<file path="design/flow/run.sh">
#!/bin/bash
# the make line also repeats each setting of config.mk as NAME=value (left out here)
make -C /OpenROAD-flow-scripts/flow DESIGN_CONFIG=/design/flow/config.mk WORK_HOME=/design/flow/orfs CLKGATE_MAP_FILE= finish
</file>
<file path="design/flow/config.mk">
export PLATFORM = sky130hd
export DESIGN_NAME = CONV
export DESIGN_NICKNAME = CONV
export VERILOG_FILES = /design/flow/design.v
export SDC_FILE = /design/flow/constraint.sdc
export NUM_CORES = 4
export LEC_CHECK = 0
export CAP_MARGIN = 20
export CELL_PAD_IN_SITES_GLOBAL_PLACEMENT = 1
export CORE_ASPECT_RATIO = 0.54
export CORE_MARGIN = 8
export CORE_UTILIZATION = 72
export CTS_CLUSTER_SIZE = 96
export GPL_ROUTABILITY_DRIVEN = 0
export MAX_ROUTING_LAYER = met5
export PLACE_DENSITY_LB_ADDON = 0.0
export SETUP_SLACK_MARGIN = 1.66
export SLEW_MARGIN = 25
export TNS_END_PERCENT = 15
</file>
<file path="design/flow/constraint.sdc">
create_clock -name core_clock -period 12.7 [get_ports {clk}]
set_input_delay 2.5400 -clock core_clock [delete_from_list [all_inputs] [get_ports {clk}]]
set_output_delay 2.5400 -clock core_clock [all_outputs]
set_load 0.01 [all_outputs]
</file>
<file path="design/flow/design.v">
module  CONV(
	input		clk,
	input		reset,
	output	reg	busy,	
	input		ready,	
	output	reg [11:0]	iaddr,
	input	signed [19:0] idata,	
	output	 reg cwr,
	output	 reg [11:0]	caddr_wr,
	output	 reg [19:0]	cdata_wr,
	output	 reg	crd,
	output	 reg [11:0]	caddr_rd,
	input	 [19:0]	cdata_rd,
	output reg 	[2:0] 	csel
	);
	reg [11:0] image_addr;
	reg [11:0] L1_image_addr;
	reg [9:0] L1_write_addr;
	wire [11:0] L1_image_addr1;
	wire [11:0] L1_image_addr2;
	wire [11:0] L1_image_addr3;
	wire [11:0] image_addr1;
	wire [11:0] image_addr2;
	wire [11:0] image_addr3;
	wire [11:0] image_addr4;
	wire [11:0] image_addr5;
	wire [11:0] image_addr6;
	wire [11:0] image_addr7;
	wire [11:0] image_addr8;
	reg [2:0] state , next_state;
	reg [3:0] kernel_count;
	reg signed	[19:0] ker;
	reg signed [19:0] cdata_max;
	reg signed [39:0] gray_data;
	reg signed [39:0] L0_conv_data;
	wire signed [39:0] L0_round_data;
	wire signed [19:0] L0_relu_data;
	wire zero_padding;
	parameter  INIT = 3'b000 ;
	parameter  L0_READ = 3'b001 ;
	parameter  RELU = 3'b010 ;
	parameter  L0_WRITE = 3'b011 ;
	parameter  L1_INIT = 3'b100 ;
	parameter  L1_READ = 3'b101 ;
	parameter  L1_WRITE = 3'b110 ;
	parameter  FINISH = 3'b111 ;
always @(posedge clk or posedge reset) begin
	if (reset) begin
		state <= INIT;
	end
	else begin
		state <= next_state;
	end
end
always@(*)begin
    case (state)
        INIT:begin
			if(ready) next_state =  L0_READ;
            else next_state = INIT;
		end 
        L0_READ :begin
			if(kernel_count == 4'd10) next_state = RELU;
			else next_state = L0_READ;
		end 
		RELU :begin
			next_state = L0_WRITE;
		end 
		L0_WRITE: begin
			if(image_addr == 12'd4095) next_state = L1_INIT;
			else next_state = L0_READ;
		end
		L1_INIT: begin
			 next_state = L1_READ;
		end
		L1_READ: begin
			 if(kernel_count ==  4'd6) next_state = L1_WRITE;
			 else next_state = L1_READ;
		end
		L1_WRITE: begin
			 if(L1_write_addr == 10'd1023) next_state = FINISH;
			 else next_state = L1_READ;
		end
		FINISH: begin
			 next_state = FINISH;
		end
        default: begin
			next_state = FINISH;
		end
    endcase
end
always @(*) begin
    case (state)
        INIT: begin
                busy = 0;
				cwr =  0;
				csel = 3'b000;
				crd = 0;
        end 
        L0_READ: begin
                busy = 1;
				cwr =  0;
				csel = 3'b000;
				crd = 0; 
        end
		RELU: begin
				busy = 1;
				cwr =  0;
				csel = 3'b000;
				crd = 0;
		end
		L0_WRITE: begin
				busy = 1;
				cwr =  1;
				csel = 3'b001;
				crd = 0;
		end
		L1_INIT:begin
				busy = 1;
				cwr =  0;
				csel = 3'b000;
				crd = 0;
		end
		L1_READ:begin
				busy = 1;
				cwr =  0;
				csel = 3'b001;
				crd =  1;
		end
		L1_WRITE:begin
				busy = 1;
				cwr =  1;
				csel = 3'b011;
				crd =  0;
		end
        FINISH: begin
                busy = 0;
				cwr =  0;
				csel = 3'b000;
				crd = 0;
        end
        default: begin
                busy = 0;
				cwr =  0;
				csel = 3'b000;
				crd = 0;
		end
    endcase
end
always @(posedge clk) begin
	if(state == INIT) begin
		image_addr <= 12'b0;
	end
	else if(state == L0_WRITE ) begin
		image_addr <= image_addr + 1;
	end
end
assign image_addr1 = image_addr-12'b000001000001;
assign image_addr2 = image_addr1+12'b000000000001;
assign image_addr3 = image_addr2+12'b000000000001;
assign image_addr4 = image_addr-12'b000000000001;
assign image_addr5 = image_addr+12'b000000000001;
assign image_addr6 = image_addr+12'b000000111111;
assign image_addr7 = image_addr6+12'b000000000001;
assign image_addr8 = image_addr7+12'b000000000001;
always @(posedge clk ) begin
	case (kernel_count)
		4'd0: 	iaddr <= image_addr;
		4'd1: 	iaddr <= image_addr1;
		4'd2: 	iaddr <= image_addr2;
		4'd3:	iaddr <= image_addr3;
		4'd4:	iaddr <= image_addr4;
		4'd5:	iaddr <= image_addr5;
		4'd6:	iaddr <= image_addr6;
		4'd7:	iaddr <= image_addr7;
		4'd8:	iaddr <= image_addr8;
		default: begin
		end
	endcase
end
assign zero_padding = 	 ((image_addr[11:6] == 6'b000000) && (kernel_count==4'd2||kernel_count==4'd3||kernel_count==4'd4))
						||((image_addr[11:6] == 6'b111111) && (kernel_count==4'd7||kernel_count==4'd8||kernel_count==4'd9))
						||((image_addr[5:0] == 6'b000000) && (kernel_count==4'd2||kernel_count==4'd5||kernel_count==4'd7))
						||((image_addr[5:0]	== 6'b111111) && (kernel_count==4'd4||kernel_count==4'd6||kernel_count==4'd9));
always@(*) begin
	if(reset) begin
		ker = 20'HF8F71;
	end
	else begin
		case (kernel_count)
			4'd1:	ker = 20'HF8F71;
			4'd2:	ker = 20'H0A89E;
			4'd3:	ker = 20'H092D5;
			4'd4:	ker = 20'H06D43;
			4'd5:	ker = 20'H01004;
			4'd6:	ker = 20'HF6E54;
			4'd7:	ker = 20'HFA6D7;
			4'd8:	ker = 20'HFC834;
			4'd9:	ker = 20'HFAC19;
			default:ker = 20'H00000;
		endcase
	end
end
always @(posedge clk) begin
	if(state == INIT) begin
		gray_data <= 20'sb0;
	end
	else if(state == L0_READ ) begin
		case (kernel_count)
			4'd1: 	gray_data  <= (zero_padding)?20'sb0:idata*ker;
			4'd2: 	gray_data  <= (zero_padding)?20'sb0:idata*ker;
			4'd3:	gray_data  <= (zero_padding)?20'sb0:idata*ker;
			4'd4:	gray_data  <= (zero_padding)?20'sb0:idata*ker;
			4'd5:	gray_data  <= (zero_padding)?20'sb0:idata*ker;
			4'd6:	gray_data  <= (zero_padding)?20'sb0:idata*ker;
			4'd7:	gray_data  <= (zero_padding)?20'sb0:idata*ker;
			4'd8:	gray_data  <= (zero_padding)?20'sb0:idata*ker; 
			4'd9: 	gray_data  <= (zero_padding)?20'sb0:idata*ker;
			default: begin
				gray_data  <= 20'sb0;
			end
		endcase
	end
end
always @(posedge clk) begin
	if(state == INIT || state == RELU || state == L1_WRITE) begin
		kernel_count <= 4'b0;
	end
	else if(state == L0_READ ) begin
		kernel_count <= kernel_count + 1;
	end
	else if (state == L1_READ)begin
		kernel_count <= kernel_count + 1;
	end
end
always@(posedge clk or posedge reset) 
begin
	if(reset) begin
		L0_conv_data <= 0;
    end else if (state == L0_WRITE) begin 
        L0_conv_data <= 0;       
    end else begin 
        L0_conv_data <= L0_conv_data + gray_data;
    end
end
assign L0_round_data = (state == RELU && L0_conv_data[15] ) ? 
						(L0_conv_data+40'h0013110000):(L0_conv_data+40'h0013100000);
assign L0_relu_data =  (L0_round_data>0) ? L0_round_data[35:16] :20'b0; 
always @(posedge clk or posedge reset) begin
	if(reset)begin
		cdata_wr <= 0;
	end
	else begin
		case (state)
			INIT:		cdata_wr <= 0;
			L0_READ:	cdata_wr <= 0;
			RELU:		cdata_wr <= L0_relu_data;
			L0_WRITE:	cdata_wr <= cdata_wr;
			L1_INIT:	cdata_wr <= 0;
			L1_READ:	cdata_wr <= (kernel_count == 4'd6)?cdata_max:0;
			L1_WRITE:	cdata_wr <= 0;
			FINISH: 	cdata_wr <= 0;
			default: 	cdata_wr <= 0;
		endcase
	end
end
always @(posedge clk or posedge reset) begin
	if(reset)begin
		caddr_wr <= 0;
	end
	else begin
		case (state)
			INIT:		caddr_wr <= image_addr;
			L0_READ:	caddr_wr <= image_addr;
			RELU:		caddr_wr <= image_addr;
			L0_WRITE:	caddr_wr <= image_addr;
			L1_INIT:	caddr_wr <= L1_write_addr;
			L1_READ:	caddr_wr <= L1_write_addr;
			L1_WRITE:	caddr_wr <= L1_write_addr;
			FINISH: 	caddr_wr <= 0;
			default: 	begin
			end
		endcase
	end
end
always @(posedge clk or posedge reset) begin
	if (reset) begin
		L1_image_addr <=12'b0; 
	end
	else if(state == L1_WRITE) begin
		if(L1_image_addr[5:0] == 6'b111110)
			L1_image_addr <= L1_image_addr +12'b000001000010;
		else 
			L1_image_addr <= L1_image_addr +12'b000000000010;	
	end
end
assign L1_image_addr1 = L1_image_addr + 12'd1;
assign L1_image_addr2 = L1_image_addr + 12'd64;
assign L1_image_addr3 = L1_image_addr + 12'd65;
always @(posedge clk or posedge reset) begin
	if (reset) begin
		L1_write_addr <= 10'b0;
	end
	else if (state == L1_WRITE)begin
		L1_write_addr <= L1_write_addr +1;
	end
end
always@(posedge clk or posedge reset) begin
	if(reset) begin
		caddr_rd <= 12'b0;
	end
	else if (state == L1_READ)begin
		case (kernel_count)
			4'd1:	caddr_rd  <= L1_image_addr;
			4'd2:	caddr_rd  <= L1_image_addr1;
			4'd3:	caddr_rd  <= L1_image_addr2;
			4'd4:	caddr_rd  <= L1_image_addr3;
			default: caddr_rd <=  12'b0;
		endcase
	end
end
always@(posedge clk or posedge reset)begin
	if(reset) begin
		cdata_max <= 20'b0;
	end
	else if(state == L1_READ)begin
		case (kernel_count)
			4'd0:  	cdata_max  <= 20'b0;
			4'd1:  	cdata_max  <= 20'b0;
			4'd2:	cdata_max  <= (cdata_max >= cdata_rd)?cdata_max:cdata_rd;
			4'd3:	cdata_max  <= (cdata_max >= cdata_rd)?cdata_max:cdata_rd;
			4'd4:	cdata_max  <= (cdata_max >= cdata_rd)?cdata_max:cdata_rd;
			4'd5:	cdata_max  <= (cdata_max >= cdata_rd)?cdata_max:cdata_rd;
			default: begin
			end
		endcase
	end
end
endmodule
</file>
==> results of run 1 <==
==> Implementation_results.wiki, run 1 <==
== Flow metrics ==
{| class="wikitable"
! Metric !! Value
|-
| Share of the synthesized area in the top cell type || a little under 30%
|-
| Synth top area cells || fa_1 (29%), dfrtp_1 (11%), ha_1 (8.6%)
|-
| AND-OR/OR-AND Cells, Area Fraction || 12.6%
|-
| Synthesized netlist cell count || 3,191
|-
| Die X-Extent || ~290 µm
|-
| Chip area || 46,100 µm²
|-
| Mean instance size in the synthesized netlist || 8.85 µm²
|-
| Effective utilization at floorplan || 72.8%
|-
| Last stage reached || global placement without I/O
|-
| Count of instantiated cells in the yosys netlist || about 3.2k
|-
| Post-synth cell types || 94
|-
| Outcome || did not finish
|-
| Yosys top cell by area || fa_1
|-
| Summed standard-cell area reported by yosys || 28,200 µm²
|-
| Ranking of synthesized cells by instance count || inv_1 (560), fa_1 (413), nand2_1 (313)
|-
| Xor/xnor share || 5.00%
|-
| Synthesized-area fraction occupied by and/or/nand/nor cells || 15.9%
|-
| Area fraction in full adders, half adders and majority gates || 38.0%
|-
| Leading cell type by number of instances after synthesis || inv_1
|-
| Syn Nets || 3,840
|-
| Die outline height || roughly 160 µm
|-
| Tally of yosys warning messages || 1
|-
| Top logic family || adder cells
|-
| Proportion of register bits with asynchronous set or reset after synthesis || 60.1%
|-
| Flop and latch count out of synthesis || 213
|-
| Sequential share of the synthesized area || ~18%
|-
| Fraction of synthesized area in multiplexers || 1.18%
|-
| Number of flops mapped to enable cells by yosys || 12
|-
| Commonest register cell after synthesis || dfrtp_1
|-
| Area of the core region || 38,800 µm²
|-
| Error Message || [ERROR FLW-0024] Place density exceeds 1.0 (current PLACE_DENSITY_LB_ADDON =  0.0). Please check if the value of  PLACE_DENSITY_LB_ADDON is between 0 and 0.99.
|-
| Row cnt || 53
|-
| Synth Cell Area || roughly 28,000 µm²
|}
==> run 2: changes to the inputs <==
CELL_PAD_IN_SITES_GLOBAL_PLACEMENT = not set   (was 1)
CORE_ASPECT_RATIO = not set   (was 0.54)
CORE_MARGIN = 2   (was 8)
CORE_UTILIZATION = 57   (was 72)
CTS_CLUSTER_SIZE = not set   (was 96)
GPL_ROUTABILITY_DRIVEN = not set   (was 0)
MAX_ROUTING_LAYER = not set   (was met5)
PLACE_DENSITY_LB_ADDON = not set   (was 0.0)
SETUP_SLACK_MARGIN = not set   (was 1.66)
SLEW_MARGIN = 20   (was 25)
TNS_END_PERCENT = not set   (was 15)
clock period = 5.14 ns   (was 12.7 ns; I/O delays follow)
==> Implementation_results.wiki, run 2 <==
== Implementation results ==
{| class="wikitable"
! Metric !! Value
|-
| Family with the most delay on the worst path || adder cells
|-
| Routability-driven placement congestion ratio || 0.929
|-
| HP Start || gray_data[5]
|-
| Fraction of synthesized area in multiplexers || 1.18%
|-
| Outcome || finished with violations
|-
| Via count of the first global-routing pass || 24.9k
|-
| Crit path DAT || between 7 and 8 ns
|-
| WL/cell || 19.3 µm
|-
| Maximum level of the CTS H-tree || 1
|-
| Global-route track usage on met1 || 44.2%
|-
| Peak fanout along the critical path || 7
|-
| Count of instantiated cells in the yosys netlist || between 3k and 4k
|-
| Hold crit path type || reg -> reg
|-
| CTS tree || done
|-
| DRC violation total after the first TritonRoute iteration || 1,571
|-
| Buffers & Inverters on Critical Path || 11
|-
| Die X-Extent || 227 µm
|-
| Antenna-violating nets left || 0
|-
| Cell with the largest stage delay on the worst path || or4b_4
|-
| Clock latency on the worst-skew pair || between 0.5 and 0.6 ns
|-
| Yosys top cell by area || fa_1
|-
| Pin count of the biggest net entering global routing || slightly above 100
|-
| GRT busiest layer || met2
|-
| Tally of yosys warning messages || 1
|-
| Boundary Pins || 105
|-
| Xor/xnor share || 5.00%
|-
| Worst hold-check slack || 0.467 ns
|-
| Leading cell type by number of instances after synthesis || inv_1
|-
| Most numerous cell on the critical path || fa_1
|-
| Post-synth cell types || 94
|-
| AND-OR/OR-AND Cells, Area Fraction || 12.6%
|-
| Kind of capture point of the worst setup path || flip-flop
|-
| Aggregate global-route resource usage || about a third
|-
| Worst hold endpoint || gray_data[5]
|-
| Synthesized-area fraction occupied by and/or/nand/nor cells || between 10% and 20%
|-
| Antenna violations before repair || 1
|-
| Pin slew with the least headroom to its limit || 1.06 ns
|-
| Count of input and output buffers || 103
|-
| Ranking of synthesized cells by instance count || inv_1 (560), fa_1 (413), nand2_1 (313)
|-
| Worst setup path end || gray_data[37]
|-
| Total iterations of the first detailed-routing run || 6
|-
| Unrepaired setup endpoints after global routing || true
|-
| Post-layout nets || 4,176
|-
| Worst setup timing slack at the placement stage || -2.79 ns
|-
| Required time at the worst-slack endpoint || 5.56 ns
|-
| Number of max-capacitance violations reported || 0
|-
| Routed via count || 23.7k
|-
| Cts hold-fix bufs || 0
|-
| Area growth, synth to finish || 22.3%
|-
| Cell count of the worst hold path || 2
|-
| Row cnt || 81
|-
| OpenROAD warning count || between 40 and 50
|-
| Met3 Resource Use GR || 4.67%
|-
| Path length in cells of the critical path || 30
|-
| Mean instance size in the synthesized netlist || approximately 9 µm²
|-
| Final Non-Filler Cells || around 4.2k
|-
| Total of endpoints with negative setup slack in the final report || 33
|-
| Final Skew || roughly 0.052 ns
|-
| Sinks on Clock Net || between 200 and 250
|-
| Depth of the worst register-to-register path || 27
|-
| Max Slew Vio Count || 0
|-
| Commonest register cell after synthesis || dfrtp_1
|-
| Set of violated layout checks || setup timing
|-
| DRC Markers || 0
|-
| Met2 demand-to-capacity share in global routing || 54.4%
|-
| Global-route wire length before repair || 131,000 µm
|-
| Sequential share of the synthesized area || around 18%
|-
| Synth Cell Area || 28,200 µm²
|-
| Post-route worst setup slack || -2.06 ns
|-
| Part of the cycle the worst path needs || 140%
|-
| Worst-case register-to-register setup slack || -1.65 ns
|-
| Total wire length after detailed routing || 81,200 µm
|-
| Classification of the worst setup path || in -> reg
|-
| Die outline height || 227 µm
|-
| Post-detail-place hpwl || between 60,000 and 70,000 µm
|-
| Shortest clock period the worst path allows after layout || 7.20 ns
|-
| Share of the synthesized area in the top cell type || between 20% and 30%
|-
| Max Root-Sink Buffers || 3
|-
| Area fraction in full adders, half adders and majority gates || a little under two fifths
|-
| Number of flops mapped to enable cells by yosys || 12
|-
| Number of CTS-inserted buffers || 26
|-
| Launching element type of the critical path || input port
|-
| Synth top area cells || fa_1 (29%), dfrtp_1 (11%), ha_1 (8.6%)
|-
| Effective utilization at floorplan || about 58%
|-
| Synthesized netlist cell count || 3,191
|-
| Clk Tree Root Cell || clkbuf_16
|-
| Area of the core region || 49,000 µm²
|-
| Final number of hold-violating endpoints || 0
|-
| Clock slew at the register clock pins of the worst setup and hold paths || 0.06 ns
|-
| Remaining max-slew budget at the tightest pin || 28.8%
|-
| Max frequency || 139 MHz
|-
| Chip area || roughly 50,000 µm²
|-
| Setup TNS || -54.18 ns
|-
| Flop and latch count out of synthesis || 213
|-
| Top logic family || adder cells
|-
| Aggregate global routing overflow || 0
|-
| Proportion of register bits with asynchronous set or reset after synthesis || 60.1%
|-
| Total instance count after detailed placement || a little over 4k
|-
| Endpoint of the most critical register-to-register path || gray_data[37]
|-
| Detailed-route vias per instance || 5.62
|-
| Summed standard-cell area reported by yosys || 28,200 µm²
|-
| Critical Path Max Stage Delay || 0.54 ns
|-
| Launching instance or port of the critical path || reset
|-
| Syn Nets || between 3k and 4k
|}
-- run 2: layer usage --
metal	vias up	share of wire, %
met5	-	0
met4	0	3.5
met3	190	6.3
met2	768	47
met1	11800	43
li1	10900	-
-- run 2: repair_timing --
action | in CTS | in global routing
pin swaps | 105 | 65
buffers inserted | 38 | 14
setup endpoints to repair | 35 | 35
cloned | 4 | 0
gates resized | 124 | 50
-- run 2: layout make-up --
| type | count | area, µm² |
|---|---|---|
| Timing Repair Buffer | 451 | 4140 |
| Fill cell | 3773 | 14400 |
| Sequential cell | 213 | 5020 |
| Multi-Input combinational cell | 2270 | 21500 |
| Clock inverter | 10 | 123 |
| Clock buffer | 38 | 746 |
| Antenna cell | 1 | 2.50 |
| Inverter | 565 | 2140 |
| Tap cell | 664 | 831 |
-- run 2: metrics by stage --
stage               utilization [%]  instance area [µm²]
detailed placement             66.4                32500
finish                         70.5                34500
floorplan                         -                29000
global placement               66.4                32500
CTS                            69.9                34200
global route                   70.5                34500
==> run 3: changes to the inputs <==
CAP_MARGIN = 30   (was 20)
CORE_MARGIN = 10   (was 2)
CORE_UTILIZATION = 51   (was 57)
CTS_CLUSTER_DIAMETER = 216   (was not set)
GPL_TIMING_DRIVEN = 0   (was not set)
HOLD_SLACK_MARGIN = 0.17   (was not set)
PLACE_DENSITY_LB_ADDON = 0.13   (was not set)
SETUP_SLACK_MARGIN = 2.4   (was not set)
SLEW_MARGIN = 10   (was 20)
clock period = 10.0 ns   (was 5.14 ns; I/O delays follow)
==> Implementation_results.wiki, run 3 <==
== Implementation results ==
{| class="wikitable"
! Metric !! Value
|-
| Required time at the worst-slack endpoint || 10.44 ns
|-
| Worst hold-check slack || 0.459 ns
|-
| Count of input and output buffers || between 90 and 100
|-
| Antenna violations before repair || 0
|-
| Ranking of synthesized cells by instance count || inv_1 (560), fa_1 (413), nand2_1 (313)
|-
| Classification of the worst setup path || in -> reg
|-
| Area fraction in full adders, half adders and majority gates || 38.0%
|-
| Xor/xnor share || 5.00%
|-
| Number of fill cells || 4,783
|-
| Flop and latch count out of synthesis || ~210
|-
| Worst-case register-to-register setup slack || 2.80 ns
|-
| Total iterations of the first detailed-routing run || 6
|-
| Number of max-capacitance violations reported || 0
|-
| Hold crit path type || reg -> reg
|-
| Depth of the worst register-to-register path || 26
|-
| Number of CTS-inserted buffers || 26
|-
| MI comb area || 21,500 µm²
|-
| Pin count of the biggest net entering global routing || about 82
|-
| Crit path DAT || 8.80 ns
|-
| Antenna-violating nets left || 0
|-
| Total of endpoints with negative setup slack in the final report || 0
|-
| Part of the cycle the worst path needs || between 80% and 90%
|-
| Clk Tree Root Cell || clkbuf_16
|-
| Buffers & Inverters on Critical Path || 9
|-
| Cell count of the worst hold path || 2
|-
| Path length in cells of the critical path || 28
|-
| Synth top area cells || fa_1 (29%), dfrtp_1 (11%), ha_1 (8.6%)
|-
| Row cnt || about 86
|-
| Fraction of synthesized area in multiplexers || 1.18%
|-
| Max Root-Sink Buffers || 3
|-
| Synthesized netlist cell count || 3,191
|-
| Remaining max-slew budget at the tightest pin || 37.4%
|-
| Family with the most delay on the worst path || adder cells
|-
| Peak fanout along the critical path || 6
|-
| Top logic family || adder cells
|-
| Worst hold endpoint || gray_data[0]
|-
| Tally of yosys warning messages || 1
|-
| Count of antenna diodes in the layout || 0
|-
| Clock latency on the worst-skew pair || 0.55 ns
|-
| Outcome || complete, no violations
|-
| Aggregate global routing overflow || 0
|-
| Launching element type of the critical path || input port
|-
| Share of the synthesized area in the top cell type || 29.3%
|-
| Detailed-route vias per instance || 5.48
|-
| Global-route wire length before repair || 133,000 µm
|-
| Endpoint of the most critical register-to-register path || gray_data[39]
|-
| Design Area, Final || 33,400 µm²
|-
| Launching instance or port of the critical path || reset
|-
| Post-detail-place hpwl || 67,700 µm
|-
| Kind of capture point of the worst setup path || flip-flop
|-
| Mean instance size in the synthesized netlist || 8.85 µm²
|-
| CTS tree || done
|-
| DRC Markers || 0
|-
| Summed standard-cell area reported by yosys || between 20,000 and 30,000 µm²
|-
| Sequential share of the synthesized area || 17.8%
|-
| Count of instantiated cells in the yosys netlist || 3,191
|-
| Number of flops mapped to enable cells by yosys || 12
|-
| Via count of the first global-routing pass || 23.8k
|-
| Footprint of the flip-flops and latches || 5020 µm²
|-
| WL/cell || 20.2 µm
|-
| Die X-Extent || around 260 µm
|-
| HP Start || gray_data[0]
|-
| Proportion of register bits with asynchronous set or reset after synthesis || approximately three fifths
|-
| Commonest register cell after synthesis || dfrtp_1
|-
| Leading cell type by number of instances after synthesis || inv_1
|-
| Synthesized-area fraction occupied by and/or/nand/nor cells || 15.9%
|-
| Most numerous cell on the critical path || fa_1
|-
| Sinks on Clock Net || about 210
|-
| Chip area || around 65,000 µm²
|-
| Cts hold-fix bufs || 0
|-
| Routed via count || 22.9k
|-
| OpenROAD warning count || between 40 and 50
|-
| Synth Cell Area || approximately 28,000 µm²
|-
| Boundary Pins || 105
|-
| Max frequency || 120 MHz
|-
| Routability-driven placement congestion ratio || ~0.97
|-
| Clock slew at the register clock pins of the worst setup and hold paths || 0.06 ns
|-
| AND-OR/OR-AND Cells, Area Fraction || 12.6%
|-
| Critical Path Max Stage Delay || around 0.56 ns
|-
| Post-synth cell types || 94
|-
| Pin slew with the least headroom to its limit || 0.930 ns
|-
| Max Slew Vio Count || 0
|-
| Syn Nets || 3,840
|-
| Yosys top cell by area || fa_1
|-
| Cell area after placement || 30,900 µm²
|-
| Total wire length after detailed routing || roughly 84,000 µm
|-
| Final Skew || 0.0280 ns
|-
| DRC violation total after the first TritonRoute iteration || 1,580
|-
| Effective utilization at floorplan || 51.3%
|-
| Unrepaired setup endpoints after global routing || true
|-
| Post-layout nets || between 4k and 5k
|-
| Die outline height || 255 µm
|-
| Final number of hold-violating endpoints || 0
|-
| Worst setup path end || gray_data[39]
|-
| Shortest clock period the worst path allows after layout || 8.37 ns
|-
| Aggregate global-route resource usage || about a quarter
|-
| Maximum level of the CTS H-tree || 1
|-
| Cell with the largest stage delay on the worst path || fa_1
|-
| Area of the core region || 55,000 µm²
|-
| Area growth, synth to finish || 18.2%
|}
## run 3: area by class of cell
| class | count | share of cell area (%) |
|---|---|---|
| plain buffers | 144 | 2.94 |
| multi-input cells | 2269 | 64.3 |
| well taps | 748 | 2.80 |
| flip-flops and latches | 213 | 15.1 |
| inverters | 565 | 6.42 |
| clock inverters | 14 | 0.723 |
| clock buffers | 34 | 2.35 |
| repair buffers | 184 | 5.39 |
## run 3: per-layer routing
layer,GRT usage [%],wire length [µm],vias up
met3,3.37,5120,111
met1,35.4,36800,11500
li1,-,-,10600
met4,6.27,1940,0
met5,0,0,-
met2,43.3,40400,674
## run 3: stage by stage
step	setup TNS, ns	setup slack (ns)	std cells	utilization [%]
floorplan	0	1.69	3191	-
global placement	-0.129	-0.0927	4036	56.1
detailed placement	-0.210	-0.123	4038	56.2
CTS	0	1.52	4121	59.3
global route	0	1.51	4171	60.7
finish	0	1.63	4171	60.7
## run 3: repair_timing
action,CTS,global route
setup endpoints to repair,31,27
cloned,3,0
pin swaps,48,129
resized,128,119
setup buffers,32,49
==> run 4: changes to the inputs <==
CAP_MARGIN = 20   (was 30)
CORE_ASPECT_RATIO = 1.17   (was not set)
CORE_MARGIN = 2   (was 10)
CORE_UTILIZATION = 72   (was 51)
CTS_CLUSTER_DIAMETER = 254   (was 216)
CTS_CLUSTER_SIZE = 72   (was not set)
GPL_TIMING_DRIVEN = not set   (was 0)
HOLD_SLACK_MARGIN = not set   (was 0.17)
MAX_ROUTING_LAYER = met4   (was not set)
PLACE_DENSITY_LB_ADDON = 0.04   (was 0.13)
SETUP_SLACK_MARGIN = 1.53   (was 2.4)
SLEW_MARGIN = 25   (was 10)
TNS_END_PERCENT = 100   (was not set)
clock period = 5.14 ns   (was 10.0 ns; I/O delays follow)
==> Implementation_results.wiki, run 4 <==
== Flow metrics ==
{| class="wikitable"
! Metric !! Value
|-
| Outcome || did not finish
|-
| Last stage reached || global routing
|-
| Count of input and output buffers || 103
|-
| Flop and latch count out of synthesis || 213
|-
| AND-OR/OR-AND Cells, Area Fraction || between 10% and 20%
|-
| Summed standard-cell area reported by yosys || 28,200 µm²
|-
| Syn Nets || 3,840
|-
| Synth top area cells || fa_1 (29%), dfrtp_1 (11%), ha_1 (8.6%)
|-
| Worst setup timing slack at the placement stage || -2.93 ns
|-
| Mean instance size in the synthesized netlist || between 8 and 9 µm²
|-
| Row cnt || around 78
|-
| Synthesized-area fraction occupied by and/or/nand/nor cells || 15.9%
|-
| Chip area || 40,800 µm²
|-
| Tally of yosys warning messages || 1
|-
| Post-detail-place hpwl || 70,400 µm
|-
| Sequential share of the synthesized area || 17.8%
|-
| Clk Tree Root Cell || clkbuf_16
|-
| Count of instantiated cells in the yosys netlist || approximately 3.2k
|-
| Cts hold-fix bufs || 0
|-
| Sinks on Clock Net || 213
|-
| Proportion of register bits with asynchronous set or reset after synthesis || 60.1%
|-
| Boundary Pins || 105
|-
| Post-synth cell types || 94
|-
| Fraction of synthesized area in multiplexers || between 1 and 1.5%
|-
| Maximum level of the CTS H-tree || 1
|-
| Xor/xnor share || 5.00%
|-
| Die outline height || about 220 µm
|-
| Synthesized netlist cell count || 3,191
|-
| Commonest register cell after synthesis || dfrtp_1
|-
| Ranking of synthesized cells by instance count || inv_1 (560), fa_1 (413), nand2_1 (313)
|-
| Area of the core region || between 30,000 and 40,000 µm²
|-
| Leading cell type by number of instances after synthesis || inv_1
|-
| Routability-driven placement congestion ratio || 1.00
|-
| Max Root-Sink Buffers || 3
|-
| Yosys top cell by area || fa_1
|-
| Top logic family || adder cells
|-
| Number of flops mapped to enable cells by yosys || 12
|-
| Number of CTS-inserted buffers || 6
|-
| Area fraction in full adders, half adders and majority gates || 38.0%
|-
| Synth Cell Area || 28,200 µm²
|-
| Effective utilization at floorplan || 72.9%
|-
| Share of the synthesized area in the top cell type || about 30%
|-
| Die X-Extent || ~190 µm
|}
==> run 4: stage by stage <==
stage / cell area (µm²) / TNS [ns] / hold WS [ns] / instances
after floorplan: 29000 / -54.56 / 0.436 / 3191
after detailed placement: 32400 / -84.05 / 0.452 / 3978
after CTS: 33600 / -52.75 / 0.476 / 4041
after global placement: 32400 / -75.48 / 0.449 / 3978
==> run 4: repair_timing <==
action | CTS
gates cloned | 2
setup endpoints to repair | 47
buffers inserted | 53
resized | 194
pin swaps | 131
==> run 5: changes to the inputs <==
ABC_AREA = 1   (was not set)
CORE_ASPECT_RATIO = not set   (was 1.17)
CORE_UTILIZATION = 70   (was 72)
CTS_CLUSTER_DIAMETER = not set   (was 254)
CTS_CLUSTER_SIZE = not set   (was 72)
MAX_ROUTING_LAYER = not set   (was met4)
PLACE_DENSITY_LB_ADDON = not set   (was 0.04)
SETUP_SLACK_MARGIN = not set   (was 1.53)
SLEW_MARGIN = 20   (was 25)
TNS_END_PERCENT = not set   (was 100)
clock period = 9.95 ns   (was 5.14 ns; I/O delays follow)
==> Implementation_results.wiki, run 5 <==
== Implementation results ==
{| class="wikitable"
! Metric !! Value
|-
| HP Start || gray_data[24]
|-
| Number of max-capacitance violations reported || 0
|-
| Proportion of register bits with asynchronous set or reset after synthesis || 60.1%
|-
| Count of antenna diodes in the layout || 0
|-
| Max frequency || 108 MHz
|-
| Hold crit path type || reg -> reg
|-
| Detailed-route vias per instance || 6.04
|-
| Unrepaired setup endpoints after global routing || false
|-
| Max Slew Vio Count || 0
|-
| Tally of yosys warning messages || 1
|-
| Part of the cycle the worst path needs || 93.4%
|-
| Xor/xnor share || 1.96%
|-
| Total iterations of the first detailed-routing run || 9
|-
| Path length in cells of the critical path || 27
|-
| DRC violation total after the first TritonRoute iteration || 3,192
|-
| Count of instantiated cells in the yosys netlist || 3,804
|-
| Antenna violations before repair || 0
|-
| Flop and latch count out of synthesis || 213
|-
| Worst hold-check slack || between 0.4 and 0.5 ns
|-
| Antenna-violating nets left || 0
|-
| AND-OR/OR-AND Cells, Area Fraction || 10.4%
|-
| Pin slew with the least headroom to its limit || 1.08 ns
|-
| Global-route wire length before repair || around 140,000 µm
|-
| Post-synth cell types || approximately 63
|-
| Area of the core region || 40,800 µm²
|-
| Post-cts repair resize count || 0
|-
| Synthesized netlist cell count || 3,804
|-
| Endpoint of the most critical register-to-register path || gray_data[33]
|-
| Clock slew at the register clock pins of the worst setup and hold paths || 0.05 ns
|-
| Die X-Extent || 208 µm
|-
| Required time at the worst-slack endpoint || between 10 and 15 ns
|-
| Critical Path Max Stage Delay || 0.72 ns
|-
| Number of fill cells || 2,898
|-
| Cts hold-fix bufs || 0
|-
| DRC Markers || 0
|-
| Worst hold endpoint || gray_data[24]
|-
| Clock latency on the worst-skew pair || approximately 0.56 ns
|-
| Remaining max-slew budget at the tightest pin || 27.0%
|-
| Via count of the first global-routing pass || roughly 28k
|-
| Family with the most delay on the worst path || adder cells
|-
| Synthesized-area fraction occupied by and/or/nand/nor cells || 21.4%
|-
| Commonest register cell after synthesis || dfrtp_1
|-
| Max Root-Sink Buffers || 3
|-
| CTS tree || done
|-
| Mean instance size in the synthesized netlist || 7.63 µm²
|-
| Post-layout nets || about 4.5k
|-
| Final number of hold-violating endpoints || 0
|-
| Peak fanout along the critical path || 18
|-
| Number of CTS-inserted buffers || 26
|-
| Buffers & Inverters on Critical Path || 9
|-
| Worst setup path end || gray_data[33]
|-
| Final Skew || 0.0202 ns
|-
| Count of input and output buffers || 103
|-
| Clk Tree Root Cell || clkbuf_16
|-
| Outcome || complete, no violations
|-
| Launching element type of the critical path || input port
|-
| Aggregate global routing overflow || 0
|-
| WL/cell || 19.5 µm
|-
| Effective utilization at floorplan || 71.1%
|-
| Sequential share of the synthesized area || 17.3%
|-
| Aggregate global-route resource usage || 41.1%
|-
| Routed via count || 26.8k
|-
| Pin count of the biggest net entering global routing || a little over 80
|-
| Ranking of synthesized cells by instance count || inv_1 (797), nand2_1 (632), nor2_1 (486)
|-
| Boundary Pins || 105
|-
| Worst-case register-to-register setup slack || approximately 2.7 ns
|-
| Total wire length after detailed routing || 86,800 µm
|-
| Sinks on Clock Net || 213
|-
| Yosys top cell by area || fa_1
|-
| Syn Nets || 4,453
|-
| Maximum level of the CTS H-tree || 1
|-
| Post-CTS setup buffers || 0
|-
| Synth Cell Area || 29,000 µm²
|-
| Synth top area cells || fa_1 (28%), dfrtp_1 (11%), inv_1 (10%)
|-
| Area fraction in full adders, half adders and majority gates || 36.8%
|-
| Kind of capture point of the worst setup path || flip-flop
|-
| Chip area || 43,100 µm²
|-
| Number of flops mapped to enable cells by yosys || 12
|-
| Share of the synthesized area in the top cell type || between 20 and 30%
|-
| Total of endpoints with negative setup slack in the final report || 0
|-
| Summed standard-cell area reported by yosys || 29,000 µm²
|-
| Crit path DAT || 9.69 ns
|-
| Classification of the worst setup path || in -> reg
|-
| OpenROAD warning count || 43
|-
| Die outline height || 208 µm
|-
| Shortest clock period the worst path allows after layout || 9.29 ns
|-
| Post-detail-place hpwl || 70,000 µm
|-
| Cell count of the worst hold path || 2
|-
| Area growth, synth to finish || 9.09%
|-
| Fraction of synthesized area in multiplexers || 0%
|-
| Launching instance or port of the critical path || reset
|-
| Row cnt || 74
|-
| Setup TNS || 0 ns
|-
| Top logic family || adder cells
|-
| Depth of the worst register-to-register path || 26
|-
| Cell with the largest stage delay on the worst path || clkdlybuf4s50_1
|-
| Routability-driven placement congestion ratio || around 1.0
|-
| Leading cell type by number of instances after synthesis || inv_1
|}
==> run 5: metrics by stage <==
step / setup slack (ns) / utilization, % / instance area [µm²] / std cells
after global placement: 0.349 / 75.2 / 30700 / 4395
final: 0.661 / 77.5 / 31700 / 4444
after detailed placement: 0.246 / 75.2 / 30700 / 4395
after floorplan: 0.686 / - / 29000 / 3804
after CTS: 0.794 / 77.5 / 31600 / 4443
after global routing: 0.162 / 77.5 / 31700 / 4444
==> run 5: per-layer routing <==
layer,up-vias,track usage (%),part of all wire (%)
met5,-,0,0
met3,446,9.39,11
met2,1671,66.9,47
met4,0,21.6,6.3
li1,11900,-,-
met1,12800,51.4,36
==> run 5: area by class of cell <==
cell class | count | area (µm²) | share of cell area [%]
well taps | 532 | 666 | 2.10
inverters | 829 | 3120 | 9.87
flip-flops and latches | 213 | 5020 | 15.9
clock inverters | 8 | 104 | 0.328
clock buffers | 40 | 818 | 2.59
multi-input cells | 2667 | 20500 | 64.7
repair buffers | 155 | 1430 | 4.53
==> run 6: changes to the inputs <==
ABC_AREA = not set   (was 1)
CELL_PAD_IN_SITES_GLOBAL_PLACEMENT = 3   (was not set)
CORE_ASPECT_RATIO = 1.15   (was not set)
CORE_UTILIZATION = 36   (was 70)
CTS_CLUSTER_SIZE = 87   (was not set)
MAX_ROUTING_LAYER = met5   (was not set)
MIN_ROUTING_LAYER = met2   (was not set)
PLACE_DENSITY_LB_ADDON = 0.26   (was not set)
SETUP_SLACK_MARGIN = 4.46   (was not set)
SLEW_MARGIN = 5   (was 20)
TNS_END_PERCENT = 10   (was not set)
clock period = 16.1 ns   (was 9.95 ns; I/O delays follow)
==> Implementation_results.wiki, run 6 <==
== Implementation results ==
{| class="wikitable"
! Metric !! Value
|-
| Outcome || complete, no violations
|-
| Setup TNS || 0 ns
|-
| Final number of hold-violating endpoints || 0
|-
| Cell count of the worst hold path || 2
|-
| Unrepaired setup endpoints after global routing || false
|-
| Synthesized netlist cell count || 3,191
|-
| Worst hold endpoint || gray_data[5]
|-
| Hold crit path type || reg -> reg
|-
| Count of input and output buffers || 103
|-
| Post-layout nets || 3,871
|-
| Post-cts repair resize count || 0
|-
| Endpoint of the most critical register-to-register path || gray_data[39]
|-
| Clk Tree Root Cell || clkbuf_16
|-
| CTS tree || done
|-
| Commonest register cell after synthesis || dfrtp_1
|-
| Critical Path Max Stage Delay || 0.81 ns
|-
| Flop and latch count out of synthesis || 213
|-
| Number of flops mapped to enable cells by yosys || 12
|-
| OpenROAD warning count || between 40 and 50
|-
| Family with the most delay on the worst path || adder cells
|-
| Total wire length after detailed routing || 88,900 µm
|-
| Buffers & Inverters on Critical Path || 7
|-
| Synthesized-area fraction occupied by and/or/nand/nor cells || 15.9%
|-
| DRC violation total after the first TritonRoute iteration || roughly 3.7k
|-
| Aggregate global routing overflow || 0
|-
| Yosys top cell by area || fa_1
|-
| Area of the core region || 78,000 µm²
|-
| Share of the synthesized area in the top cell type || 29.3%
|-
| Leading cell type by number of instances after synthesis || inv_1
|-
| Final Skew || 0.0266 ns
|-
| Routability-driven placement congestion ratio || around 0.9
|-
| Die outline height || ~300 µm
|-
| Part of the cycle the worst path needs || 69.9%
|-
| HP Start || gray_data[5]
|-
| Ranking of synthesized cells by instance count || inv_1 (560), fa_1 (413), nand2_1 (313)
|-
| Classification of the worst setup path || in -> reg
|-
| Mean instance size in the synthesized netlist || 8.85 µm²
|-
| Max frequency || 88.8 MHz
|-
| Post-synth cell types || 94
|-
| Worst-case register-to-register setup slack || 8.04 ns
|-
| Area fraction in full adders, half adders and majority gates || 38.0%
|-
| Number of CTS-inserted buffers || 25
|-
| Die X-Extent || approximately 270 µm
|-
| Proportion of register bits with asynchronous set or reset after synthesis || between 60% and 70%
|-
| Crit path DAT || 11.69 ns
|-
| Launching element type of the critical path || input port
|-
| Worst setup path end || gray_data[39]
|-
| WL/cell || around 21 µm
|-
| Number of max-capacitance violations reported || 0
|-
| Remaining max-slew budget at the tightest pin || a little over a fifth
|-
| Max Root-Sink Buffers || 3
|-
| Total of endpoints with negative setup slack in the final report || 0
|-
| Cts hold-fix bufs || 0
|-
| Post-CTS setup buffers || 0
|-
| Total iterations of the first detailed-routing run || 9
|-
| Fraction of synthesized area in multiplexers || 1.18%
|-
| Routed via count || roughly 31k
|-
| Boundary Pins || roughly 110
|-
| Pin count of the biggest net entering global routing || 80
|-
| Count of instantiated cells in the yosys netlist || 3,191
|-
| Launching instance or port of the critical path || reset
|-
| Summed standard-cell area reported by yosys || 28,200 µm²
|-
| Area growth, synth to finish || 10.5%
|-
| Synth top area cells || fa_1 (29%), dfrtp_1 (11%), ha_1 (8.6%)
|-
| Top logic family || adder cells
|-
| Peak fanout along the critical path || 30
|-
| Antenna-violating nets left || 0
|-
| Chip area || 80,700 µm²
|-
| AND-OR/OR-AND Cells, Area Fraction || 12.6%
|-
| Detailed-route vias per instance || 7.17
|-
| Tally of yosys warning messages || 1
|-
| Row cnt || roughly 110
|-
| Synth Cell Area || approximately 28,000 µm²
|-
| Effective utilization at floorplan || 36.2%
|-
| Number of fill cells || 7,916
|-
| Antenna violations before repair || 0
|-
| Clock slew at the register clock pins of the worst setup and hold paths || about 0.06 ns
|-
| Most numerous cell on the critical path || fa_1
|-
| Clock latency on the worst-skew pair || 0.56 ns
|-
| Sinks on Clock Net || between 200 and 250
|-
| Maximum level of the CTS H-tree || 1
|-
| Max Slew Vio Count || 0
|-
| Xor/xnor share || 5.00%
|-
| DRC Markers || 0
|-
| Post-detail-place hpwl || 68,600 µm
|-
| Shortest clock period the worst path allows after layout || between 10 and 15 ns
|-
| Path length in cells of the critical path || 26
|-
| Kind of capture point of the worst setup path || flip-flop
|-
| Via count of the first global-routing pass || 35.8k
|-
| Global-route wire length before repair || 139,000 µm
|-
| Sequential share of the synthesized area || 17.8%
|-
| Required time at the worst-slack endpoint || 16.54 ns
|-
| Pin slew with the least headroom to its limit || 1.17 ns
|-
| Worst hold-check slack || 0.461 ns
|-
| Syn Nets || ~3.8k
|-
| Cell with the largest stage delay on the worst path || inv_1
|-
| Depth of the worst register-to-register path || 24
|-
| Aggregate global-route resource usage || 33.1%
|}
run 6: layer usage:
layer | wire [µm] | vias up | global-route usage [%] | share of wire (%)
met2 | 46100 | 8530 | 39.8 | 52
met5 | 296 | - | 4.50 | 0.33
li1 | - | 10200 | - | -
met4 | 4930 | 12 | 3.84 | 5.5
met1 | 0 | 11200 | - | 0
met3 | 37600 | 566 | 46.2 | 42
run 6: cell type report:
| cell class | count | area, µm² | area share, % |
|---|---|---|---|
| clock buffer | 31 | 691 | 2.21 |
| timing repair buffer | 148 | 1410 | 4.52 |
| multi-input combinational | 2269 | 20500 | 65.9 |
| sequential | 213 | 5020 | 16.1 |
| clock inverter | 14 | 113 | 0.361 |
| inverter | 565 | 2130 | 6.82 |
| antenna | 7 | 17.5 | 0.0562 |
| tap | 1008 | 1260 | 4.04 |
run 6: through the flow:
stage | worst slack [ns] | utilization [%] | std cells | instance area [µm²]
after floorplan | 5.69 | - | 3191 | 28200
after global placement | 4.51 | 38.8 | 4197 | 30300
after detailed placement | 4.39 | 38.8 | 4199 | 30300
after CTS | 4.97 | 39.9 | 4244 | 31100
after global routing | 4.47 | 39.9 | 4248 | 31200
final | 4.84 | 40.0 | 4255 | 31200
==> run 7: changes to the inputs <==
CELL_PAD_IN_SITES_GLOBAL_PLACEMENT = not set   (was 3)
CORE_ASPECT_RATIO = not set   (was 1.15)
CORE_UTILIZATION = 40   (was 36)
CTS_CLUSTER_SIZE = not set   (was 87)
MAX_ROUTING_LAYER = not set   (was met5)
MIN_ROUTING_LAYER = not set   (was met2)
PLACE_DENSITY_LB_ADDON = not set   (was 0.26)
SETUP_SLACK_MARGIN = 1.83   (was 4.46)
SLEW_MARGIN = 20   (was 5)
TNS_END_PERCENT = not set   (was 10)
clock period = 9.25 ns   (was 16.1 ns; I/O delays follow)
==> Implementation_results.wiki, run 7 <==
== Implementation results ==
{| class="wikitable"
! Metric !! Value
|-
| Share of the synthesized area in the top cell type || 29.3%
|-
| Worst-case register-to-register setup slack || 2.29 ns
|-
| Count of input and output buffers || roughly 100
|-
| WL/cell || about 19 µm
|-
| Leading cell type by number of instances after synthesis || inv_1
|-
| Routed wl met2 || 40,000 µm
|-
| Total wire length after detailed routing || 81,600 µm
|-
| Final number of hold-violating endpoints || 0
|-
| Top logic family || adder cells
|-
| Clock latency on the worst-skew pair || between 0.5 and 0.6 ns
|-
| Xor/xnor share || 5.00%
|-
| Launching instance or port of the critical path || reset
|-
| Aggregate global-route resource usage || 22.7%
|-
| OpenROAD warning count || 44
|-
| Pin count of the biggest net entering global routing || 69
|-
| Cell area after placement || 30,900 µm²
|-
| Global-route wire length before repair || 131,000 µm
|-
| Tally of yosys warning messages || 1
|-
| Effective utilization at floorplan || 40.4%
|-
| Commonest register cell after synthesis || dfrtp_1
|-
| Area growth, synth to finish || 18.6%
|-
| Die X-Extent || 270 µm
|-
| Shortest clock period the worst path allows after layout || 7.91 ns
|-
| Syn Nets || 3,840
|-
| Critical Path Max Stage Delay || 0.61 ns
|-
| Launching element type of the critical path || input port
|-
| Area of the core region || ~70,000 µm²
|-
| Cell with the largest stage delay on the worst path || fa_1
|-
| Path length in cells of the critical path || 24
|-
| Pin slew with the least headroom to its limit || 0.932 ns
|-
| Number of CTS-inserted buffers || 24
|-
| Final Skew || 0.0329 ns
|-
| Family with the most delay on the worst path || adder cells
|-
| Boundary Pins || around 110
|-
| Max frequency || 126 MHz
|-
| Synthesized-area fraction occupied by and/or/nand/nor cells || 15.9%
|-
| Proportion of register bits with asynchronous set or reset after synthesis || 60.1%
|-
| Highest metal layer with signal wires || met5
|-
| Outcome || complete, no violations
|-
| Buffers & Inverters on Critical Path || 5
|-
| Peak fanout along the critical path || 7
|-
| Most numerous cell on the critical path || fa_1
|-
| Antenna-violating nets left || 0
|-
| Clock slew at the register clock pins of the worst setup and hold paths || approximately 0.060 ns
|-
| Sequential share of the synthesized area || 17.8%
|-
| Max Root-Sink Buffers || 3
|-
| Total iterations of the first detailed-routing run || 5
|-
| Fraction of synthesized area in multiplexers || ~1.2%
|-
| Classification of the worst setup path || in -> reg
|-
| Area fraction in full adders, half adders and majority gates || between 30 and 40%
|-
| Post-layout nets || 3,997
|-
| Worst setup path end || gray_data[39]
|-
| Cell count of the worst hold path || 2
|-
| Cts hold-fix bufs || 0
|-
| Number of flops mapped to enable cells by yosys || 12
|-
| Mean instance size in the synthesized netlist || slightly below 9 µm²
|-
| Antenna violations before repair || 4
|-
| Count of instantiated cells in the yosys netlist || 3,191
|-
| Max Slew Vio Count || 0
|-
| Crit path DAT || 8.33 ns
|-
| Post-synth cell types || 94
|-
| Number of max-capacitance violations reported || 0
|-
| Routed via count || 22.6k
|-
| Yosys top cell by area || fa_1
|-
| Synthesized netlist cell count || 3,191
|-
| DRC Markers || 0
|-
| Ranking of synthesized cells by instance count || inv_1 (560), fa_1 (413), nand2_1 (313)
|-
| CTS tree || done
|-
| Detail Route met3 WL || 4300 µm
|-
| Row cnt || 97
|-
| Sinks on Clock Net || 213
|-
| Clk Tree Root Cell || clkbuf_16
|-
| Total of endpoints with negative setup slack in the final report || 0
|-
| Design Area, Final || 33,500 µm²
|-
| Aggregate global routing overflow || 0
|-
| Post-detail-place hpwl || 61,500 µm
|-
| Routability-driven placement congestion ratio || a little over 0.9
|-
| DRT met1 WL || approximately 35,000 µm
|-
| Series of cell instances along the critical path || buf_16 -> buf_12 -> buf_12 -> or2_4 -> and2_4 -> fa_2 -> fa_1 -> fa_2 -> fa_2 -> fa_1 -> fa_1 -> inv_1 -> fa_1 -> inv_2 -> ha_4 -> a21oi_2 -> o21a_1 -> or3b_4 -> a21oi_4 -> o31ai_4 -> a2111oi_4 -> o31ai_1 -> xnor2_1 -> a22o_1
|-
| Chip area || 72,700 µm²
|-
| Endpoint of the most critical register-to-register path || gray_data[39]
|-
| Die outline height || 270 µm
|-
| Synth top area cells || fa_1 (29%), dfrtp_1 (11%), ha_1 (8.6%)
|-
| Summed standard-cell area reported by yosys || 28,200 µm²
|-
| AND-OR/OR-AND Cells, Area Fraction || 12.6%
|-
| Kind of capture point of the worst setup path || flip-flop
|-
| Remaining max-slew budget at the tightest pin || 37.8%
|-
| Maximum level of the CTS H-tree || 1
|-
| Depth of the worst register-to-register path || 24
|-
| Unrepaired setup endpoints after global routing || true
|-
| Detailed-route vias per instance || 5.26
|-
| Via count of the first global-routing pass || 23.7k
|-
| Flop and latch count out of synthesis || 213
|-
| Synth Cell Area || 28,200 µm²
|-
| Required time at the worst-slack endpoint || 9.67 ns
|-
| Part of the cycle the worst path needs || 85.5%
|-
| HP Start || gray_data[5]
|-
| Setup TNS || 0 ns
|-
| DRC violation total after the first TritonRoute iteration || 1,474
|-
| Worst hold endpoint || gray_data[5]
|-
| Hold crit path type || reg -> reg
|}
-- run 7: per-layer routing --
layer / global-route usage (%) / vias to the layer above
met3: 2.99 / 149
met5: 0 / -
met4: 6.04 / 4
met1: 29.9 / 11400
li1: - / 10500
met2: 39.4 / 579
-- run 7: area by class of cell --
cell class | instances | area [µm²]
clock buffers | 34 | 731
flip-flops and latches | 213 | 5020
diodes | 1 | 2.50
repair buffers | 270 | 2760
fillers | 6737 | 36400
inverters | 565 | 2140
well taps | 940 | 1180
multi-input cells | 2274 | 21600
clock inverters | 10 | 71.3
-- run 7: repair_timing --
item | in CTS | in global routing
setup buffers | 77 | 17
cloned | 13 | 1
setup endpoints to repair | 29 | 26
resized | 219 | 65
pin swaps | 69 | 77
-- run 7: metrics by stage --
stage / instances / setup slack [ns] / utilization [%] / hold slack, ns
2_1_floorplan: 3191 / 1.09 / - / 0.436
3_3_place_gp: 4153 / 0.234 / 44.2 / 0.451
3_5_place_dp: 4154 / 0.212 / 44.2 / 0.452
4_1_cts: 4288 / 1.40 / 47.4 / 0.461
5_1_grt: 4306 / 1.17 / 47.9 / 0.482
6_report: 4307 / 1.34 / 47.9 / 0.457
==> run 8: changes to the inputs <==
CORE_UTILIZATION = 59   (was 40)
SETUP_SLACK_MARGIN = not set   (was 1.83)
clock period = 6.67 ns   (was 9.25 ns; I/O delays follow)
==> Implementation_results.wiki, run 8 <==
== Implementation results ==
{| class="wikitable"
! Metric !! Value
|-
| Cell with the largest stage delay on the worst path || fa_1
|-
| Clock latency on the worst-skew pair || 0.54 ns
|-
| Final Skew || 0.00843 ns
|-
| Chip area || 49,600 µm²
|-
| Total of endpoints with negative setup slack in the final report || 26
|-
| Number of max-capacitance violations reported || 0
|-
| Synth Cell Area || 28,200 µm²
|-
| Required time at the worst-slack endpoint || 7.10 ns
|-
| DRC Markers || 0
|-
| Most numerous cell on the critical path || fa_1
|-
| Maximum level of the CTS H-tree || 1
|-
| AND-OR/OR-AND Cells, Area Fraction || 12.6%
|-
| Yosys top cell by area || fa_1
|-
| Global-route wire length before repair || between 100,000 and 150,000 µm
|-
| Flop and latch count out of synthesis || 213
|-
| Syn Nets || 3,840
|-
| Kind of capture point of the worst setup path || flip-flop
|-
| Final number of hold-violating endpoints || 0
|-
| Proportion of register bits with asynchronous set or reset after synthesis || ~60%
|-
| Sinks on Clock Net || approximately 210
|-
| Critical Path Max Stage Delay || 0.58 ns
|-
| Worst setup path end || gray_data[37]
|-
| OpenROAD warning count || 46
|-
| Row cnt || about 80
|-
| Via count of the first global-routing pass || 24.8k
|-
| Max frequency || approximately 130 MHz
|-
| Shortest clock period the worst path allows after layout || 7.60 ns
|-
| Area of the core region || around 47,000 µm²
|-
| Leading cell type by number of instances after synthesis || inv_1
|-
| Crit path DAT || about 8.0 ns
|-
| Antenna violations before repair || 1
|-
| Total instance count after detailed placement || between 4k and 5k
|-
| Launching instance or port of the critical path || reset
|-
| Routed via count || approximately 24k
|-
| HP Start || gray_data[25]
|-
| Aggregate global routing overflow || 0
|-
| Launching element type of the critical path || input port
|-
| Max Root-Sink Buffers || 3
|-
| Total wire length after detailed routing || 82,200 µm
|-
| Worst-case register-to-register setup slack || -0.24 ns
|-
| Antenna-violating nets left || 0
|-
| Hold crit path type || reg -> reg
|-
| WL/cell || 19.7 µm
|-
| Peak fanout along the critical path || 7
|-
| Count of antenna diodes in the layout || 0
|-
| Synthesized netlist cell count || 3,191
|-
| Cts hold-fix bufs || 0
|-
| Final Non-Filler Cells || 4,165
|-
| Clk Tree Root Cell || clkbuf_16
|-
| Effective utilization at floorplan || a little under 60%
|-
| Unrepaired setup endpoints after global routing || true
|-
| Post-detail-place hpwl || 63,900 µm
|-
| Top logic family || adder cells
|-
| Synth top area cells || fa_1 (29%), dfrtp_1 (11%), ha_1 (8.6%)
|-
| Number of flops mapped to enable cells by yosys || 12
|-
| Family with the most delay on the worst path || adder cells
|-
| Path length in cells of the critical path || 28
|-
| Buffers & Inverters on Critical Path || 9
|-
| Aggregate global-route resource usage || 33.5%
|-
| Outcome || finished with violations
|-
| Endpoint of the most critical register-to-register path || gray_data[37]
|-
| Count of input and output buffers || 103
|-
| Worst hold endpoint || gray_data[25]
|-
| Commonest register cell after synthesis || dfrtp_1
|-
| Area growth, synth to finish || 23.5%
|-
| Set of violated layout checks || setup timing
|-
| Design Area, Final || about 35,000 µm²
|-
| Max Slew Vio Count || 0
|-
| Ranking of synthesized cells by instance count || inv_1 (560), fa_1 (413), nand2_1 (313)
|-
| Synthesized-area fraction occupied by and/or/nand/nor cells || 15.9%
|-
| Share of the synthesized area in the top cell type || 29.3%
|-
| Count of instantiated cells in the yosys netlist || 3,191
|-
| Summed standard-cell area reported by yosys || roughly 28,000 µm²
|-
| Cell area after placement || 32,400 µm²
|-
| Post-synth cell types || 94
|-
| Total iterations of the first detailed-routing run || 5
|-
| Remaining max-slew budget at the tightest pin || between 20% and 30%
|-
| Part of the cycle the worst path needs || 114%
|-
| Tally of yosys warning messages || 1
|-
| Routability-driven placement congestion ratio || 0.950
|-
| DRC violation total after the first TritonRoute iteration || roughly 1.9k
|-
| Cell count of the worst hold path || 2
|-
| Fraction of synthesized area in multiplexers || 1.18%
|-
| Die outline height || approximately 220 µm
|-
| Depth of the worst register-to-register path || 24
|-
| Clock slew at the register clock pins of the worst setup and hold paths || 0.06 ns
|-
| Pin slew with the least headroom to its limit || 1.10 ns
|-
| Boundary Pins || 105
|-
| Detailed-route vias per instance || 5.72
|-
| Pin count of the biggest net entering global routing || 75
|-
| Xor/xnor share || 5.00%
|-
| Post-layout nets || 4,181
|-
| Mean instance size in the synthesized netlist || just under 9 µm²
|-
| Classification of the worst setup path || in -> reg
|-
| Die X-Extent || around 220 µm
|-
| Sequential share of the synthesized area || roughly 18%
|-
| CTS tree || done
|-
| Post-route worst setup slack || -0.929 ns
|-
| Number of CTS-inserted buffers || 24
|-
| Area fraction in full adders, half adders and majority gates || 38.0%
|}
## run 8: per-layer routing
layer | global-route usage, % | wire (µm) | up-vias
met5 | 0 | 13 | -
met3 | 4.43 | 5550 | 162
met2 | 55.5 | 39100 | 933
li1 | - | - | 10900
met1 | 46.4 | 35100 | 11800
met4 | 9.66 | 2380 | 2
## run 8: per-stage QoR
stage	TNS [ns]	hold WS [ns]	utilization, %	setup WS (ns)
finish	-17.12	0.461	73.5	-0.929
detailed placement	-38.72	0.454	68.3	-1.62
CTS	-13.60	0.467	72.4	-0.815
global route	-21.85	0.495	73.5	-1.12
floorplan	-16.54	0.436	-	-0.978
global placement	-36.39	0.454	68.3	-1.48
## run 8: final cells by class
type / instances / area (µm²)
sequential: 213 / 5020
clock inverter: 10 / 72.6
timing repair buffer: 457 / 4300
multi-input combinational: 2271 / 21800
clock buffer: 34 / 743
inverter: 565 / 2140
fill: 3498 / 12600
tap: 615 / 769
## run 8: repair_timing
item                                    CTS  global route
endpoints found under the setup margin   31            29
pin swaps                               111           119
resized                                 195           112
gates cloned                              8             0
setup buffers                            37            27
==> run 9: changes to the inputs <==
ABC_AREA = 0   (was not set)
CAP_MARGIN = 30   (was 20)
CELL_PAD_IN_SITES_DETAIL_PLACEMENT = 0   (was not set)
CORE_ASPECT_RATIO = 0.74   (was not set)
CORE_MARGIN = 4   (was 2)
CORE_UTILIZATION = 70   (was 59)
CTS_CLUSTER_DIAMETER = 38   (was not set)
CTS_CLUSTER_SIZE = 76   (was not set)
GPL_ROUTABILITY_DRIVEN = 0   (was not set)
HOLD_SLACK_MARGIN = 0.07   (was not set)
PLACE_DENSITY_LB_ADDON = 0.06   (was not set)
TNS_END_PERCENT = 80   (was not set)
clock period = 6.78 ns   (was 6.67 ns; I/O delays follow)
==> Implementation_results.wiki, run 9 <==
== Implementation results ==
{| class="wikitable"
! Metric !! Value
|-
| Outcome || finished with violations
|-
| Set of violated layout checks || setup timing
|-
| Flop and latch count out of synthesis || about 210
|-
| Cell count of the worst hold path || 2
|-
| Count of instantiated cells in the yosys netlist || 3,191
|-
| Pin slew with the least headroom to its limit || 0.876 ns
|-
| Sinks on Clock Net || 213
|-
| Post-detail-place hpwl || 63,100 µm
|-
| HP Start || gray_data[0]
|-
| Post-route worst setup slack || -0.881 ns
|-
| OpenROAD warning count || 44
|-
| AND-OR/OR-AND Cells, Area Fraction || 12.6%
|-
| WL/cell || roughly 21 µm
|-
| Synthesized netlist cell count || approximately 3.2k
|-
| Total of endpoints with negative setup slack in the final report || 28
|-
| Syn Nets || 3,840
|-
| Aggregate global routing overflow || 0
|-
| Effective utilization at floorplan || 71.8%
|-
| Remaining max-slew budget at the tightest pin || 41.5%
|-
| Area fraction in full adders, half adders and majority gates || roughly 38%
|-
| Peak fanout along the critical path || 7
|-
| Number of max-capacitance violations reported || 0
|-
| Max Root-Sink Buffers || 3
|-
| Area growth, synth to finish || 19.8%
|-
| Leading cell type by number of instances after synthesis || inv_1
|-
| Hold crit path type || reg -> reg
|-
| Clock latency on the worst-skew pair || about 0.55 ns
|-
| Endpoint of the most critical register-to-register path || gray_data[39]
|-
| Kind of capture point of the worst setup path || flip-flop
|-
| Synthesized-area fraction occupied by and/or/nand/nor cells || between 15 and 20%
|-
| Tally of yosys warning messages || 1
|-
| Total iterations of the first detailed-routing run || 8
|-
| Worst setup timing slack at the placement stage || -1.53 ns
|-
| DRC violation total after the first TritonRoute iteration || 2,961
|-
| Post-layout nets || 4,154
|-
| Die X-Extent || 241 µm
|-
| Aggregate global-route resource usage || 37.9%
|-
| Launching element type of the critical path || input port
|-
| Cell with the largest stage delay on the worst path || fa_1
|-
| Max frequency || 131 MHz
|-
| CTS tree || done
|-
| Via count of the first global-routing pass || around 26k
|-
| DRC Markers || 0
|-
| Yosys top cell by area || fa_1
|-
| Sequential share of the synthesized area || between 10% and 20%
|-
| Ranking of synthesized cells by instance count || inv_1 (560), fa_1 (413), nand2_1 (313)
|-
| Number of CTS-inserted buffers || 23
|-
| Share of the synthesized area in the top cell type || 29.3%
|-
| Path length in cells of the critical path || 28
|-
| Routed via count || 25.2k
|-
| Area of the core region || roughly 39,000 µm²
|-
| Clock slew at the register clock pins of the worst setup and hold paths || 0.08 ns
|-
| Summed standard-cell area reported by yosys || 28,200 µm²
|-
| Required time at the worst-slack endpoint || 7.22 ns
|-
| Worst-case register-to-register setup slack || -0.23 ns
|-
| Antenna-violating nets left || 0
|-
| Design Area, Final || roughly 34,000 µm²
|-
| Final Skew || 0.0408 ns
|-
| Row cnt || 62
|-
| Chip area || 43,600 µm²
|-
| Post-synth cell types || 94
|-
| Most numerous cell on the critical path || fa_1
|-
| Synth Cell Area || around 28,000 µm²
|-
| Die outline height || ~180 µm
|-
| Critical Path Max Stage Delay || 0.59 ns
|-
| Clk Tree Root Cell || clkbuf_16
|-
| Buffers & Inverters on Critical Path || 10
|-
| Mean instance size in the synthesized netlist || 8.85 µm²
|-
| Depth of the worst register-to-register path || 21
|-
| Worst setup path end || gray_data[39]
|-
| Top logic family || adder cells
|-
| Count of input and output buffers || ~100
|-
| Part of the cycle the worst path needs || 113%
|-
| Synth top area cells || fa_1 (29%), dfrtp_1 (11%), ha_1 (8.6%)
|-
| Proportion of register bits with asynchronous set or reset after synthesis || roughly three fifths
|-
| Launching instance or port of the critical path || reset
|-
| Pin count of the biggest net entering global routing || about 74
|-
| Total wire length after detailed routing || 84,000 µm
|-
| Antenna violations before repair || 1
|-
| Final number of hold-violating endpoints || 0
|-
| Family with the most delay on the worst path || adder cells
|-
| Core Util, Final || between 80% and 90%
|-
| Classification of the worst setup path || in -> reg
|-
| Cell area after placement || approximately 32,000 µm²
|-
| Fraction of synthesized area in multiplexers || 1.18%
|-
| Boundary Pins || 105
|-
| Number of flops mapped to enable cells by yosys || 12
|-
| Commonest register cell after synthesis || dfrtp_1
|-
| Max Slew Vio Count || 0
|}
==> run 9: layout make-up <==
cell class	count	area [µm²]
diodes	1	2.50
fillers	2133	5510
well taps	512	641
inverters	565	2140
clock buffers	26	618
clock inverters	16	178
repair buffers	433	3870
flip-flops and latches	213	5020
multi-input cells	2269	21400
==> run 9: what timing repair did <==
action,in CTS,in global routing
pin swaps,45,32
endpoints found under the setup margin,30,31
resized,96,35
cloned,1,0
buffers inserted,32,17
hold buffers,0,0
==> run 9: per-layer routing <==
metal  part of all wire [%]  vias to the layer above  routed length, µm  track usage (%)
met4                    4.8                        0               4020             13.7
met5                      0                        -                  0                0
met3                     11                      409               9240             8.79
met1                     37                    12300              30900             50.6
li1                       -                    10900                  -                -
met2                     47                     1611              39900             61.1
==> run 9: per-stage QoR <==
step	setup TNS (ns)	std cells	hold slack [ns]
2_1_floorplan	-14.25	3191	0.436
3_3_place_gp	-33.12	3940	0.449
3_5_place_dp	-36.16	3943	0.464
4_1_cts	-13.49	4017	0.475
5_1_grt	-21.29	4035	0.500
6_report	-15.86	4035	0.471
